run A:
Design FM_demodulator, start of the top module:
module FM_demodulator
          (
           clk,
           reset,
           clk_enable,
           inp_I,
           inp_Q,
           out_fm
          );
Size: ~9300 cells after synthesis, about 150 flip-flops.
export LEC_CHECK = 0
export CAP_MARGIN = 20
export CELL_PAD_IN_SITES_DETAIL_PLACEMENT = 0
export CORE_ASPECT_RATIO = 0.74
export CORE_MARGIN = 2
export CORE_UTILIZATION = 47
export CTS_CLUSTER_DIAMETER = 151
export CTS_CLUSTER_SIZE = 48
export GPL_TIMING_DRIVEN = 1
export MAX_ROUTING_LAYER = met4
export SETUP_SLACK_MARGIN = 3.73
export SLEW_MARGIN = 10
export TNS_END_PERCENT = 70
create_clock -name core_clock -period 12.9 [get_ports {clk}]
run.sh (not shown) runs the stock make flow with config.mk's settings and CLKGATE_MAP_FILE=.
Ran to the end and failed final checks on negative setup slack: run A.
Input changes introduced in run B (baseline for comparison: run A):
# run A
export LEC_CHECK = 0
export CAP_MARGIN = 20
export CELL_PAD_IN_SITES_DETAIL_PLACEMENT = 0
export CORE_ASPECT_RATIO = 0.74
export CORE_MARGIN = 2
export CORE_UTILIZATION = 47
export CTS_CLUSTER_DIAMETER = 151
export CTS_CLUSTER_SIZE = 48
export GPL_TIMING_DRIVEN = 1
export MAX_ROUTING_LAYER = met4
export SETUP_SLACK_MARGIN = 3.73
export SLEW_MARGIN = 10
export TNS_END_PERCENT = 70
create_clock -name core_clock -period 12.9 [get_ports {clk}]
# run B
export LEC_CHECK = 0
export CAP_MARGIN = 20
export CELL_PAD_IN_SITES_DETAIL_PLACEMENT = 0
export CORE_ASPECT_RATIO = 0.74
export CORE_MARGIN = 2
export CORE_UTILIZATION = 63
export CTS_CLUSTER_DIAMETER = 151
export CTS_CLUSTER_SIZE = 100
export GPL_TIMING_DRIVEN = 1
export MAX_ROUTING_LAYER = met4
export SETUP_SLACK_MARGIN = 3.73
export SLEW_MARGIN = 10
export TNS_END_PERCENT = 70
create_clock -name core_clock -period 12.9 [get_ports {clk}]
[summary]
Run B and run A: no clean run
Run B had finished all stages when the layout checks came back failing, citing negative setup slack.
Share of the cycle needed by the critical path after routing, run B and run A: lower on run A
On finished layout cell area, run A loses to run B.
The higher clock latency of the later-clocked register in the worst-skew pair came out of run A.
Worst setup slack after placement in run B vs run A: up 0.36 ns
Side by side, post-route minimum period turned out higher in run B than in run A.
Of run B and run A, the lower global-route usage belongs to run A.
When the final numbers for run B and run A were put side by side, the number of standard-cell rows in the floorplan turned out to be smaller in run B.
Run A has a lower via count of the routed design than run B.
Run B against run A: number of instances on the worst hold path higher, routed wire length went down by 3.8%.
## Diff of input files: run C against run B
# run B
export LEC_CHECK = 0
export CAP_MARGIN = 20
export CELL_PAD_IN_SITES_DETAIL_PLACEMENT = 0
export CORE_ASPECT_RATIO = 0.74
export CORE_MARGIN = 2
export CORE_UTILIZATION = 63
export CTS_CLUSTER_DIAMETER = 151
export CTS_CLUSTER_SIZE = 100
export GPL_TIMING_DRIVEN = 1
export MAX_ROUTING_LAYER = met4
export SETUP_SLACK_MARGIN = 3.73
export SLEW_MARGIN = 10
export TNS_END_PERCENT = 70
create_clock -name core_clock -period 12.9 [get_ports {clk}]
# run C
export LEC_CHECK = 0
export ABC_AREA = 1
export CAP_MARGIN = 20
export CELL_PAD_IN_SITES_DETAIL_PLACEMENT = 0
export CORE_ASPECT_RATIO = 0.74
export CORE_MARGIN = 2
export CORE_UTILIZATION = 72
export CTS_CLUSTER_DIAMETER = 222
export CTS_CLUSTER_SIZE = 90
export GPL_TIMING_DRIVEN = 1
export HOLD_SLACK_MARGIN = 0.3
export MAX_ROUTING_LAYER = met4
export SETUP_SLACK_MARGIN = 2.22
export SLEW_MARGIN = 10
export TNS_END_PERCENT = 70
create_clock -name core_clock -period 8.06 [get_ports {clk}]
Results
Die boundary width ended up 4.9% lower on run C than on run B. Sort run C and run B by half-perimeter wire length after detailed placement, ascending, and run B comes first. Relative to run B, run C degrades worst setup slack after placement. Looking at total cell area reported by yosys after synthesis across run C and run B, the one that comes out lower is run B. The lower die size of run C and run B is in run C. Count of flip-flops with a built-in enable after synthesis: run C vs run B identical. Delta (run C minus run B): number of gates given a new drive strength after cts higher; simple-gate area share of the yosys netlist shows an increase of 1.7 points. Measured against run C, the post-synth net total of run B comes out at 0.905 times the reference value. Tool error GRT-0232 stopped run C during 5_1_grt; no final results.
The following lists how run D was set up differently from run C:
# run C
export LEC_CHECK = 0
export ABC_AREA = 1
export CAP_MARGIN = 20
export CELL_PAD_IN_SITES_DETAIL_PLACEMENT = 0
export CORE_ASPECT_RATIO = 0.74
export CORE_MARGIN = 2
export CORE_UTILIZATION = 72
export CTS_CLUSTER_DIAMETER = 222
export CTS_CLUSTER_SIZE = 90
export GPL_TIMING_DRIVEN = 1
export HOLD_SLACK_MARGIN = 0.3
export MAX_ROUTING_LAYER = met4
export SETUP_SLACK_MARGIN = 2.22
export SLEW_MARGIN = 10
export TNS_END_PERCENT = 70
create_clock -name core_clock -period 8.06 [get_ports {clk}]
# run D
export LEC_CHECK = 0
export ABC_AREA = 1
export CAP_MARGIN = 20
export CORE_MARGIN = 2
export CORE_UTILIZATION = 63
export PLACE_DENSITY = 0.38
export SLEW_MARGIN = 20
create_clock -name core_clock -period 13.4 [get_ports {clk}]
[summary]
- The flow did not stop early for run D: all stages ran, and the layout cleared the timing, DRC and antenna checks.
- From run C to run D the numbers moved as follows: share of the core filled by cells before placement down 9.3 points, sum of net half-perimeters after detailed placement went down 12%, number of cells after detailed placement -about 5%.
- Between run C and run D, placement-stage worst setup slack increased.
- In the floorplan summary, run D is listed with a die area greater than that of run C.
- Sort run D and run C by global placer's final weighted congestion, ascending, and run D comes first.
diff inputs: run D => run E
# run D
export LEC_CHECK = 0
export ABC_AREA = 1
export CAP_MARGIN = 20
export CORE_MARGIN = 2
export CORE_UTILIZATION = 63
export PLACE_DENSITY = 0.38
export SLEW_MARGIN = 20
create_clock -name core_clock -period 13.4 [get_ports {clk}]
# run E
export LEC_CHECK = 0
export CAP_MARGIN = 20
export CORE_MARGIN = 2
export CORE_UTILIZATION = 40
export SLEW_MARGIN = 20
create_clock -name core_clock -period 21.1 [get_ports {clk}]
## What came out
Run E finished every stage and its layout cleared the timing, DRC and antenna checks.
Between run E and run D, summed standard-cell area reported by yosys is higher for run D, run E comes in under that.
Against run D, the final cell area of run E is lower.
Delta (run E minus run D): final worst-path setup slack picked up an extra 1.05 ns.

========
## willow
FM_demodulator again, from the RTL that the note above started with.
Settings: LEC_CHECK=0, CAP_MARGIN=20, CELL_PAD_IN_SITES_GLOBAL_PLACEMENT=3, CORE_MARGIN=2, CORE_UTILIZATION=40, GPL_ROUTABILITY_DRIVEN=0, GPL_TIMING_DRIVEN=0, HOLD_SLACK_MARGIN=0.18, MAX_ROUTING_LAYER=met5, PLACE_DENSITY_LB_ADDON=0.13, SETUP_SLACK_MARGIN=2.01, SLEW_MARGIN=10; clock period 25.0 ns.
Inputs modified between willow and violet:
Settings: SETUP_SLACK_MARGIN: 2.01 -> -1.26; SLEW_MARGIN: 10 -> 30; CAP_MARGIN: 20 -> 30; CORE_MARGIN: 2 -> 10; CELL_PAD_IN_SITES_GLOBAL_PLACEMENT: 3 -> unset; TNS_END_PERCENT: unset -> 15; CORE_ASPECT_RATIO: unset -> 0.5; GPL_TIMING_DRIVEN: 0 -> unset; CTS_CLUSTER_SIZE: unset -> 100; MAX_ROUTING_LAYER: met5 -> unset; GPL_ROUTABILITY_DRIVEN: 0 -> unset; HOLD_SLACK_MARGIN: 0.18 -> unset; CTS_CLUSTER_DIAMETER: unset -> 331; PLACE_DENSITY: unset -> 0.69; PLACE_DENSITY_LB_ADDON: 0.13 -> unset.
### Flow results
- Each of the runs, namely violet and willow, reached the end of the flow and came out clean.
- violet: antenna diode count 14 below willow
- Of the two candidates, willow has the worse time the worst path needs with I/O delays and setup and violet the better one.
- Part of the cycle the worst path needs in violet is 6.9 points lower than in willow
- violet vs willow: worst hold slack down
- Lower number of gates on the worst path with buffers counted goes to violet over willow.
- Comparing register cell area after layout for violet and willow, the bigger number came from violet.
diff inputs: violet => indigo
Settings: SETUP_SLACK_MARGIN: -1.26 -> -1.48; CORE_UTILIZATION: 40 -> 60; PLACE_DENSITY: 0.69 -> unset; PLACE_DENSITY_LB_ADDON: unset -> 0.3.
--- outcome ---
- First-pass GRT wire length shrinks by a few percent when moving from violet to indigo.
- Final cell count (indigo vs. violet) decreases by a little under 10%
- Per the comparison of indigo with violet, source-to-sink clock delay at the later pin of the worst-skew pair did not really move; share of the core filled with cells went up; via count normalized by instance count went up; summed area of non-filler cells in the final layout went down.
- Compared indigo vs violet, and worst setup slack is up in indigo.
- Per the comparison of indigo with violet, post-DP HPWL fell by 7400 µm, reg-to-reg setup timing slack rose by 0.46 ns.

========
Setup of north:
FM_demodulator again, from the RTL that the note above started with.
Design FM_demodulator, start of the top module:
module FM_demodulator
          (
           clk,
           reset,
           clk_enable,
           inp_I,
           inp_Q,
           out_fm
          );
  input   clk;
  input   reset;
  input   clk_enable;
  input   signed [38:0] inp_I;   
  input   signed [38:0] inp_Q;   
  output  [12:0] out_fm;   
  wire enb;
  reg signed [38:0] Delay1_out1;   
  reg signed [38:0] Delay2_out1;   
  reg signed [38:0] Delay4_out1;   
  wire signed [31:0] Sum4_sub_cast;   
  wire signed [31:0] Sum4_sub_cast_1;   
  wire signed [31:0] Sum4_sub_temp;   
  wire signed [29:0] Sum4_out1;   
  wire signed [68:0] Product_mul_temp;   
  wire signed [32:0] Product_out1;   
  reg signed [38:0] Delay3_out1;   
  wire signed [30:0] Sum3_sub_cast;   
  wire signed [30:0] Sum3_sub_cast_1;   
  wire signed [30:0] Sum3_sub_temp;   
  wire signed [28:0] Sum3_out1;   
  wire signed [67:0] Product2_mul_temp;   
  wire signed [32:0] Product2_out1;   
  wire signed [31:0] Sum5_sub_cast;   
  wire signed [31:0] Sum5_sub_cast_1;   
  wire signed [31:0] Sum5_sub_temp;   
  wire [12:0] OUTPUT_rsvd;   
  reg [12:0] OUTPUT_rsvdreg;
  assign enb = clk_enable;
  always @(posedge clk or posedge reset)
    begin : Delay1_process
      if (reset == 1'b1) begin
        Delay1_out1 <= 39'sh0000000000;
      end
      else begin
        if (enb) begin
          Delay1_out1 <= inp_I;
        end
      end
    end
  always @(posedge clk or posedge reset)
    begin : Delay2_process
      if (reset == 1'b1) begin
        Delay2_out1 <= 39'sh0000000000;
      end
      else begin
        if (enb) begin
          Delay2_out1 <= inp_Q;
        end
      end
    end
  always @(posedge clk or posedge reset)
    begin : Delay4_process
      if (reset == 1'b1) begin
        Delay4_out1 <= 39'sh0000000000;
      end
      else begin
        if (enb) begin
          Delay4_out1 <= Delay2_out1;
        end
      end
    end
  assign Sum4_sub_cast = inp_Q[38:7];
  assign Sum4_sub_cast_1 = Delay4_out1[38:7];
  assign Sum4_sub_temp = Sum4_sub_cast - Sum4_sub_cast_1;
  assign Sum4_out1 = Sum4_sub_temp[29:0];
  assign Product_mul_temp = Delay1_out1 * Sum4_out1;
  assign Product_out1 = Product_mul_temp[66:34];
  always @(posedge clk or posedge reset)
    begin : Delay3_process
  ...
make LEC_CHECK=0 ABC_AREA=0 CAP_MARGIN=10 CELL_PAD_IN_SITES_DETAIL_PLACEMENT=2 CELL_PAD_IN_SITES_GLOBAL_PLACEMENT=1 CORE_ASPECT_RATIO=0.74 CORE_MARGIN=7 CORE_UTILIZATION=36 CTS_CLUSTER_DIAMETER=151 CTS_CLUSTER_SIZE=49 GPL_ROUTABILITY_DRIVEN=0 GPL_TIMING_DRIVEN=1 HOLD_SLACK_MARGIN=0.04 MAX_ROUTING_LAYER=met4 MIN_ROUTING_LAYER=met2 PLACE_DENSITY_LB_ADDON=0.19 SETUP_SLACK_MARGIN=3.73 SLEW_MARGIN=30 TNS_END_PERCENT=90 finish   # period 12.9 ns
[north] flow finished | final checks: failed | reasons: setup timing
The following lists how south was set up differently from north:
Settings: ABC_AREA no longer set, was 0; CORE_UTILIZATION now 72, was 36; GPL_TIMING_DRIVEN no longer set, was 1; SETUP_SLACK_MARGIN no longer set, was 3.73; CORE_ASPECT_RATIO no longer set, was 0.74; HOLD_SLACK_MARGIN no longer set, was 0.04; CTS_CLUSTER_SIZE now 34, was 49; CORE_MARGIN now 2, was 7; CELL_PAD_IN_SITES_GLOBAL_PLACEMENT no longer set, was 1; CAP_MARGIN now 15, was 10; PLACE_DENSITY_LB_ADDON no longer set, was 0.19; MIN_ROUTING_LAYER no longer set, was met2; CELL_PAD_IN_SITES_DETAIL_PLACEMENT no longer set, was 2; GPL_ROUTABILITY_DRIVEN no longer set, was 0; TNS_END_PERCENT no longer set, was 90; CTS_CLUSTER_DIAMETER now 215, was 151; MAX_ROUTING_LAYER no longer set, was met4; SLEW_MARGIN now 20, was 30.
Findings:
south finished every stage; the final checks, however, were not passed, the failures being setup timing.
On cell area after placement: between north and south, it ends up lower for south.
The post-layout worst setup margin number comes out lower for north vs south.
Higher ratio of final minimum period to clock period was reported by north, not south.
Going from north to south, fill cell total of the finished layout went down 17700; end-of-flow core utilization now sits higher.
Diff north -> south: post-layout minimum cycle time lower, final area lower, worst hold slack lower, inserted tap cell count lower, final cell count lower.
> inputs changed (south -> east)
Settings: an added SETUP_SLACK_MARGIN of -1.14; a change of CTS_CLUSTER_DIAMETER from 215 to 207; an added MAX_ROUTING_LAYER of met4; a deleted CTS_CLUSTER_SIZE that had been 34; a change of the clock period (ns, I/O delays scaled along) from 12.9 to 12.2.
[summary]
east: complete, dirty (setup timing)
south vs east, highest metal layer with signal wires: met5 vs met4
Measured against each other, east and south differ in cell total after placement, the higher figure coming from east.
Wire: east routes more than south
Global-route wire length before repair for east: about 1.1% up relative to south
Modified inputs, west compared to east
Settings: changing CORE_UTILIZATION from 72 to 26; changing CAP_MARGIN from 15 to 20; removing CTS_CLUSTER_DIAMETER (formerly 207); removing SETUP_SLACK_MARGIN (formerly -1.14); removing MAX_ROUTING_LAYER (formerly met4); changing the clock period (ns, I/O delays scaled along) from 12.2 to 21.1.
Results
Status for east and west: clean finish in west only. Between west and east, the layout multi-input combinational cell count figures differ only marginally. Between east and west, design area is lower for west, east comes in above that. Of the two values seen for beginning of the critical path, inp_I[14] was produced by east and inp_Q[7] by west. Compared with east, in west final cell count went up 17%; routed wire length per instance fell by 2.6 um; clock-buffer cell count went up.

========
FM_demodulator again, from the RTL that the note above started with.
clock: 24.5 ns
lec_check: 0
cap_margin: 20
core_margin: 2
core_utilization: 63
slew_margin: 20
The starting point completed without violations.
Then changed:
- CORE_UTILIZATION: 63 -> 40
- clock period: 24.5 -> 25.0 ns (I/O delays scaled with it)
Global-route usage went down by 13 points.
Design area went up slightly.
Hold slack got worse by 0.023 ns.
Then changed:
- CORE_MARGIN: 2 -> 3
- SETUP_SLACK_MARGIN: default -> -1.69
=>
- The new run finished clean
- worst setup slack improved by 0.17 ns
- die size came out higher by 0.87%
- final cell count stays flat
- clock skew is lower by 0.0094 ns
- routed wire length is lower by 0.54%
- hold slack improves by 0.012 ns
- count of clock-buffer cells in the layout stays the same
- global-route usage decreases by 0.32 points
- via count went down by 0.66%
- sequential share of layout area is about the same
